==> flow/design.v (excerpt) <==
module cordic_stage (clk, reset, X_i, Y_i, Z_i, X_O, Y_O, Z_O);
  input clk;
  input reset;
  input  signed [15:0] X_i;
  input  signed [15:0] Y_i;
  input  signed [15:0] Z_i;
  output signed [15:0] X_O;
  output signed [15:0] Y_O;
  output signed [15:0] Z_O;
wire signed [15:0] as_O_asx_w_st1, as_O_asy_w_st1, as_O_asz_w_st1; 
wire signed [15:0] X_w_st1_st2, Y_w_st1_st2, Z_w_st1_st2;
wire signed [15:0] mux_z_st1_out;
wire dff_st1_out, xor_st1;
xor xor_gate(xor_st1, Z_i[15], Z_i[14]);
mux_2to1 mux_st1(.in0(Z_i), .in1({{2{Z_i[14]}}, {Z_i[13:0]}}), .sel(xor_st1), .out(mux_z_st1_out));
dff dff_st1(.in(xor_st1), .out(dff_st1_out), .clk(clk), .reset(reset));
add_sub asx_st1(.as_in1(X_i), .as_in2(Y_i), .as_control(~(mux_z_st1_out[15])), .as_out(as_O_asx_w_st1));
reg16b  reg16bxout_st1(.reg_in(as_O_asx_w_st1), .reg_out(X_w_st1_st2), .clk(clk), .reset(reset));
add_sub asy_st1(.as_in1(Y_i), .as_in2(X_i), .as_control(mux_z_st1_out[15]), .as_out(as_O_asy_w_st1));
reg16b  reg16byout_st1(.reg_in(as_O_asy_w_st1), .reg_out(Y_w_st1_st2), .clk(clk), .reset(reset));
add_sub asz_st1(.as_in1(mux_z_st1_out), .as_in2(16'h2000), .as_control(~(mux_z_st1_out[15])), .as_out(as_O_asz_w_st1));
reg16b  reg16bzout_st1(.reg_in(as_O_asz_w_st1), .reg_out(Z_w_st1_st2), .clk(clk), .reset(reset));
wire signed [15:0] as_O_asx_w_st2, as_O_asy_w_st2, as_O_asz_w_st2, X_w_st2_st3, Y_w_st2_st3, Z_w_st2_st3;
wire dff_st2_out;
  ...
Size in the first run: roughly 7000 cells after synthesis, about 780 flip-flops, about 98 I/O pins, about 58000 sq um of cells after synthesis.
Settings: LEC_CHECK=0, CAP_MARGIN=20, CORE_MARGIN=2, CORE_UTILIZATION=72, PLACE_DENSITY_LB_ADDON=0.2, SETUP_SLACK_MARGIN=0.92, SLEW_MARGIN=20; clock period 3.17 ns.
run.sh (not shown) runs the stock make flow with config.mk's settings and CLKGATE_MAP_FILE=.
The first run stopped in global routing (5_1_grt).
Next try:
- CORE_UTILIZATION: 72 -> 52
- PLACE_DENSITY_LB_ADDON: 0.2 -> default
- SETUP_SLACK_MARGIN: 0.92 -> default
- clock period: 3.17 -> 3.52 ns (I/O delays scaled with it)
This time the run passed the timing, design-rule and antenna checks. Synthesized cell count stays the same. Area after synthesis is unchanged. Die size rises by well over a third.
Next try:
- CORE_UTILIZATION: 52 -> 69
- clock period: 3.52 -> 2.09 ns (I/O delays scaled with it)
Effect: Now the flow died in clock tree synthesis (4_1_cts). Die size went down by 24%. Synthesized area stays the same. Synthesized cell count is unchanged.
Next try:
- CORE_UTILIZATION: 69 -> 68
- clock period: 2.09 -> 2.86 ns (I/O delays scaled with it)
After rerunning:
- With this change the flow never finished: it broke off in global routing (5_1_grt) (GRT-0232)
- synthesized cell count is unchanged
- area after synthesis is unchanged
- die size rose by 1.4%

* * *

cordic_stage again, from the RTL that the note above started with.
==> flow/config.mk <==
export PLATFORM = sky130hd
export DESIGN_NAME = cordic_stage
export DESIGN_NICKNAME = cordic_stage
export VERILOG_FILES = /design/flow/design.v
export SDC_FILE = /design/flow/constraint.sdc
export NUM_CORES = 4
export LEC_CHECK = 0
export CAP_MARGIN = 20
export CELL_PAD_IN_SITES_GLOBAL_PLACEMENT = 2
export CORE_MARGIN = 2
export CORE_UTILIZATION = 47
export GPL_ROUTABILITY_DRIVEN = 0
export GPL_TIMING_DRIVEN = 1
export HOLD_SLACK_MARGIN = 0.19
export MIN_ROUTING_LAYER = met2
export SETUP_SLACK_MARGIN = 0.04
export SLEW_MARGIN = 20
==> flow/constraint.sdc <==
create_clock -name core_clock -period 4.81 [get_ports {clk}]
set_input_delay 0.9620 -clock core_clock [delete_from_list [all_inputs] [get_ports {clk}]]
set_output_delay 0.9620 -clock core_clock [all_outputs]
set_load 0.01 [all_outputs]
The baseline completed with no timing, DRC or antenna violations.
Next try:
- CELL_PAD_IN_SITES_GLOBAL_PLACEMENT: 2 -> not set
- CORE_UTILIZATION: 47 -> 66
- GPL_ROUTABILITY_DRIVEN: 0 -> not set
- GPL_TIMING_DRIVEN: 1 -> not set
- HOLD_SLACK_MARGIN: 0.19 -> not set
- SETUP_SLACK_MARGIN: 0.04 -> not set
- clock period: 4.81 -> 2.39 ns (I/O delays scaled with it)
=> This time the run ended with an error in global routing (5_1_grt) with GRT-0116. Die area falls by 28%. Synthesized area does not change. Synthesized cell count does not change.
Next try:
- CORE_UTILIZATION: 66 -> 40
- MIN_ROUTING_LAYER: met2 -> not set
- clock period: 2.39 -> 3.52 ns (I/O delays scaled with it)
This time the run finished with timing, DRC and antenna clean.
Die size rises by 64%.
Area after synthesis does not change.
Synthesized cell count stays the same.

* * *

== run 1 ==
Starting RTL as in the previous note.
==> flow/config.mk <==
export PLATFORM = sky130hd
export DESIGN_NAME = cordic_stage
export DESIGN_NICKNAME = cordic_stage
export VERILOG_FILES = /design/flow/design.v
export SDC_FILE = /design/flow/constraint.sdc
export NUM_CORES = 4
export LEC_CHECK = 0
export CAP_MARGIN = 20
export CORE_ASPECT_RATIO = 0.5
export CORE_MARGIN = 2
export CORE_UTILIZATION = 72
export CTS_CLUSTER_DIAMETER = 392
export CTS_CLUSTER_SIZE = 95
export SETUP_SLACK_MARGIN = 0.16
export SLEW_MARGIN = 20
export TNS_END_PERCENT = 5
==> flow/constraint.sdc <==
create_clock -name core_clock -period 1.07 [get_ports {clk}]
set_input_delay 0.2140 -clock core_clock [delete_from_list [all_inputs] [get_ports {clk}]]
set_output_delay 0.2140 -clock core_clock [all_outputs]
set_load 0.01 [all_outputs]
Run 1 did not finish: a tool error stopped it during clock tree synthesis.
The following lists how run 2 was set up differently from run 1:
diff --git a/flow/config.mk b/flow/config.mk
--- a/flow/config.mk
+++ b/flow/config.mk
@@ -9 +8,0 @@
-export CORE_ASPECT_RATIO = 0.5
@@ -12,3 +11,2 @@
-export CTS_CLUSTER_DIAMETER = 392
-export CTS_CLUSTER_SIZE = 95
-export SETUP_SLACK_MARGIN = 0.16
+export CTS_CLUSTER_DIAMETER = 357
+export CTS_CLUSTER_SIZE = 32
@@ -16 +13,0 @@
-export TNS_END_PERCENT = 5
==> flow/constraint.sdc <==
create_clock -name core_clock -period 2.85 [get_ports {clk}]
set_input_delay 0.5700 -clock core_clock [delete_from_list [all_inputs] [get_ports {clk}]]
set_output_delay 0.5700 -clock core_clock [all_outputs]
set_load 0.01 [all_outputs]
--- outcome ---
- Run 1 → run 2: placed instance count fell 1,163; fraction of the mapped netlist area in compound gates now sits at about the same level; placed standard-cell area saw a decrease; post-placement setup slack went up; sum of net half-perimeters after detailed placement fell by about 30%.
- In the summary table, run 2 is marked failed, with error GRT-0232 raised in global routing.
Setup changes, run 2 to run 3
diff --git a/flow/config.mk b/flow/config.mk
--- a/flow/config.mk
+++ b/flow/config.mk
@@ -7,0 +8 @@
+export ABC_AREA = 1
@@ -11,2 +12 @@
-export CTS_CLUSTER_DIAMETER = 357
-export CTS_CLUSTER_SIZE = 32
+export CTS_CLUSTER_DIAMETER = 395
@@ -13,0 +14 @@
+export TNS_END_PERCENT = 45
==> flow/constraint.sdc <==
create_clock -name core_clock -period 2.66 [get_ports {clk}]
set_input_delay 0.5320 -clock core_clock [delete_from_list [all_inputs] [get_ports {clk}]]
set_output_delay 0.5320 -clock core_clock [all_outputs]
set_load 0.01 [all_outputs]
Although it ran to completion, run 3 produced a layout that fails the final checks because of negative setup slack.
On area after synthesis, run 3 does worse than run 2.
Changes observed in run 3 relative to run 2: number of distinct library cell variants in the gate-level netlist after synthesis went down by about 45%; H-tree depth went up by 2; area reported by Yosys stat now sits higher; post-cts hold-fix buffer tally level; yosys stat cell total now sits higher.
Looking at x dimension of the die, run 3 sits about 1.9% higher than run 2 does.
Run 3 vs run 2 — synthesized instance count climbed by more than a quarter
| half-perimeter wire length of the detailed placement result | run 3 vs run 2 | better |
From run 3 to run 2, number of enable-type register cells in the synthesized netlist did not move at all.
### run 3 -> run 4
diff --git a/flow/config.mk b/flow/config.mk
--- a/flow/config.mk
+++ b/flow/config.mk
@@ -8 +7,0 @@
-export ABC_AREA = 1
@@ -11,2 +10,2 @@
-export CORE_UTILIZATION = 72
-export CTS_CLUSTER_DIAMETER = 395
+export CORE_UTILIZATION = 40
+export SETUP_SLACK_MARGIN = 0.2
@@ -14 +12,0 @@
-export TNS_END_PERCENT = 45
==> flow/constraint.sdc <==
create_clock -name core_clock -period 3.52 [get_ports {clk}]
set_input_delay 0.7040 -clock core_clock [delete_from_list [all_inputs] [get_ports {clk}]]
set_output_delay 0.7040 -clock core_clock [all_outputs]
set_load 0.01 [all_outputs]
## What came out
Run 4 ended with every stage complete and zero timing, DRC or antenna violations. On run 4: count of instances resized after the clock tree is built is 63% lower than what run 3 gave. Run 3 has lower number of tap cells inserted than run 4. Diff run 3 -> run 4: synthesized cell count saw a decrease, HPWL after detailed placement lower, inverter tally of the final layout excluding the clock network fell by 815. The run showing the smaller via count of the first global-routing pass is run 4. Cmp run 4 and run 3 / buffers plus inverters on the worst setup path / lower: run 4.

* * *

try-nickel:
cordic_stage again, from the RTL that the note above started with.
// cordic_stage
module cordic_stage (clk, reset, X_i, Y_i, Z_i, X_O, Y_O, Z_O);
Settings: LEC_CHECK=0, CAP_MARGIN=20, CORE_MARGIN=2, CORE_UTILIZATION=63, CTS_CLUSTER_DIAMETER=370, CTS_CLUSTER_SIZE=50, HOLD_SLACK_MARGIN=0.29, SETUP_SLACK_MARGIN=0.6, SLEW_MARGIN=20; clock period 2.31 ns.
try-nickel: aborted in global routing (5_1_grt) (tool error)
Inputs modified between try-nickel and try-lagoon:
- CTS_CLUSTER_DIAMETER removed (was 370)
- HOLD_SLACK_MARGIN removed (was 0.29)
- CORE_UTILIZATION changed from 63 to 70
- CTS_CLUSTER_SIZE removed (was 50)
- PLACE_DENSITY newly set to 0.35
- SETUP_SLACK_MARGIN changed from 0.6 to 0.92
- the clock period (ns, I/O delays scaled along) changed from 2.31 to 3.17
==> results <==
- What the final checks of try-lagoon revealed, after a flow that finished every stage, was a layout that fails on setup timing.
- On number of buffers inserted for hold repair after clock tree synthesis, the lower figure sits with try-lagoon, not try-nickel.
- Diff try-nickel -> try-lagoon | vertical die size | decrease of about 5%
- try-lagoon against try-nickel: area enclosed by the die boundary down 0.0093 mm2, area after detailed placement down about 20%.
For try-garnet, these inputs were changed with respect to try-lagoon:
- changing PLACE_DENSITY from 0.35 to 0.91
[summary]
try-garnet is listed as incomplete: the tool reported an error in global routing (5_1_grt) and the run ended there. In try-garnet the number of buffers created by CTS turned out about 1.1% lower than in try-lagoon. The number of cells after detailed placement on try-garnet is in line with that on try-lagoon. Comparing try-garnet with try-lagoon, the share of synthesized cell area in and, or, nand and nor gates came out essentially unchanged. Diff try-lagoon..try-garnet | synthesized cell count | unchanged.
## Diff of input files: try-tundra against try-garnet
- CTS_CLUSTER_SIZE newly set to 32
- PLACE_DENSITY removed (was 0.91)
- SETUP_SLACK_MARGIN removed (was 0.92)
Notes after the runs:
Total CTS buffers: try-tundra vs try-garnet down 2. Number of rows in the core area: try-garnet vs try-tundra identical. try-tundra vs try-garnet: weighted congestion reported at the end of routability-driven placement up. Looking at number of placed instances with taps included across try-garnet and try-tundra, the one that comes out lower is try-garnet. Comparing try-tundra against try-garnet, there is no change at all in proportion of synthesized flip-flops having asynchronous set or reset. try-tundra — half-perimeter wire length after placement 4.7% higher, try-garnet as reference. try-garnet -> try-tundra: share of the core filled by cells before placement delta 0, exact match. What ended try-garnet was a tool error in global routing (5_1_grt); the run never finished. The flow for try-tundra finished, though final verification flagged setup timing. Pre-CTS setup slack (higher): try-garnet.
Inputs modified between try-tundra and try-fjord:
- a change of CTS_CLUSTER_SIZE from 32 to 13
- an added CTS_CLUSTER_DIAMETER of 354
- a change of the clock period (ns, I/O delays scaled along) from 3.17 to 2.87
==> comparison <==
try-fjord: complete, dirty (setup timing). Measured against each other, try-tundra and try-fjord differ in period utilization, the higher figure coming from try-fjord. Worst stage delay on the critical path, try-tundra and try-fjord: larger value in try-fjord. Measured against try-fjord, the overall via count from detail_route of try-tundra comes out at 0.824 times the reference value.

* * *

== build 7 ==
Starting RTL as in the previous note.
Settings: LEC_CHECK=0, ABC_AREA=1, CAP_MARGIN=20, CORE_MARGIN=2, CORE_UTILIZATION=72, CTS_CLUSTER_DIAMETER=400, CTS_CLUSTER_SIZE=15, PLACE_DENSITY=0.42, SETUP_SLACK_MARGIN=-0.07, SLEW_MARGIN=20; clock period 1.39 ns.
The flow ended early for build 7: it failed with a tool error in 3_5_place_dp.
### build 7 -> build 23
Settings: CORE_UTILIZATION now 40, was 72; MIN_ROUTING_LAYER now met2, previously not set; SETUP_SLACK_MARGIN no longer set, was -0.07; ABC_AREA no longer set, was 1; PLACE_DENSITY no longer set, was 0.42; CTS_CLUSTER_SIZE no longer set, was 15; CTS_CLUSTER_DIAMETER no longer set, was 400; the clock period (ns, I/O delays scaled along) now 2.39, was 1.39.
### Flow results
Build 23 ran in full, but the layout does not pass; the checks complain about setup timing.
Build 7: aborted in 3_5_place_dp (tool error)
Compared with build 7, build 23 shows height of the die that has gone up by more than a quarter.
Compared with build 7, build 23 shows a higher core box area.
Note that the unique cell type count in the Yosys netlist recorded for build 23 amounts to 1.8 times the value seen in build 7.
Number of cell instances after yosys synthesis (lower): build 23
Per the comparison of build 23 with build 7, post-synthesis chip area from yosys saw a decrease; total die size rose 62,000 µm²; post-synthesis share of cell area spent on xor and xnor gates climbed 5.9 points; synthesized cell count went down by 1,923.
Synthesized area divided by synthesized cell count: build 23 > build 7
## Diff of input files: build 74 against build 23
Settings: CORE_UTILIZATION changed from 40 to 70; MIN_ROUTING_LAYER removed (was met2); the clock period (ns, I/O delays scaled along) changed from 2.39 to 3.17.
## What came out
- Nothing crashed in build 74 and all stages finished; the problem is that the final layout failed, the offending checks being setup timing.
- The area of the multi-input gates in build 23 is 1.3 times that in build 74.
- Diff build 23 -> build 74: instance count on the critical path now smaller, worst max-slew margin expressed relative to the limit lost 4.5 points.
#### Input delta (build 50 over build 74)
Settings: CTS_CLUSTER_SIZE: unset -> 32; CTS_CLUSTER_DIAMETER: unset -> 25; SETUP_SLACK_MARGIN: unset -> 0.43.
Run status, build 50: aborted in 5_1_grt, error GRT-0232
Total instance count after detailed placement (higher): build 74
Diff build 74..build 50 | post-synthesis sequential area ratio | unchanged
Taking build 50 over build 74, the clock buffer count from CTS ratio works out to 2.3.
As far as average cell area after synthesis goes, build 74 and build 50 are indistinguishable; the numbers are identical.

* * *

cordic_stage again, from the RTL that the note above started with.
make LEC_CHECK=0 CAP_MARGIN=20 CORE_MARGIN=2 CORE_UTILIZATION=63 CTS_CLUSTER_DIAMETER=370 CTS_CLUSTER_SIZE=50 HOLD_SLACK_MARGIN=0.29 SETUP_SLACK_MARGIN=-0.21 SLEW_MARGIN=20 finish   # period 2.09 ns
The baseline stopped in global routing.
Next try:
CORE_ASPECT_RATIO = 0.5   (was default)
CORE_UTILIZATION = 66   (was 63)
PLACE_DENSITY_LB_ADDON = 0.0   (was default)
SETUP_SLACK_MARGIN = 0.6   (was -0.21)
clock period = 2.31 ns   (was 2.09 ns; I/O delays follow)
The changed run failed in clock tree synthesis.
Die size drops by 4.3%.
Synthesized cell count stays the same.
Synthesized area stays the same.
Next try:
CORE_ASPECT_RATIO = default   (was 0.5)
CORE_UTILIZATION = 72   (was 66)
CTS_CLUSTER_DIAMETER = 392   (was 370)
CTS_CLUSTER_SIZE = 95   (was 50)
HOLD_SLACK_MARGIN = default   (was 0.29)
SETUP_SLACK_MARGIN = default   (was 0.6)
TNS_END_PERCENT = 5   (was default)
clock period = 1.02 ns   (was 2.31 ns; I/O delays follow)
Effect:
- The new run failed in clock tree synthesis, error DPL-0038
- area after synthesis stays the same
- synthesized cell count is unchanged
- die size drops by about 8%
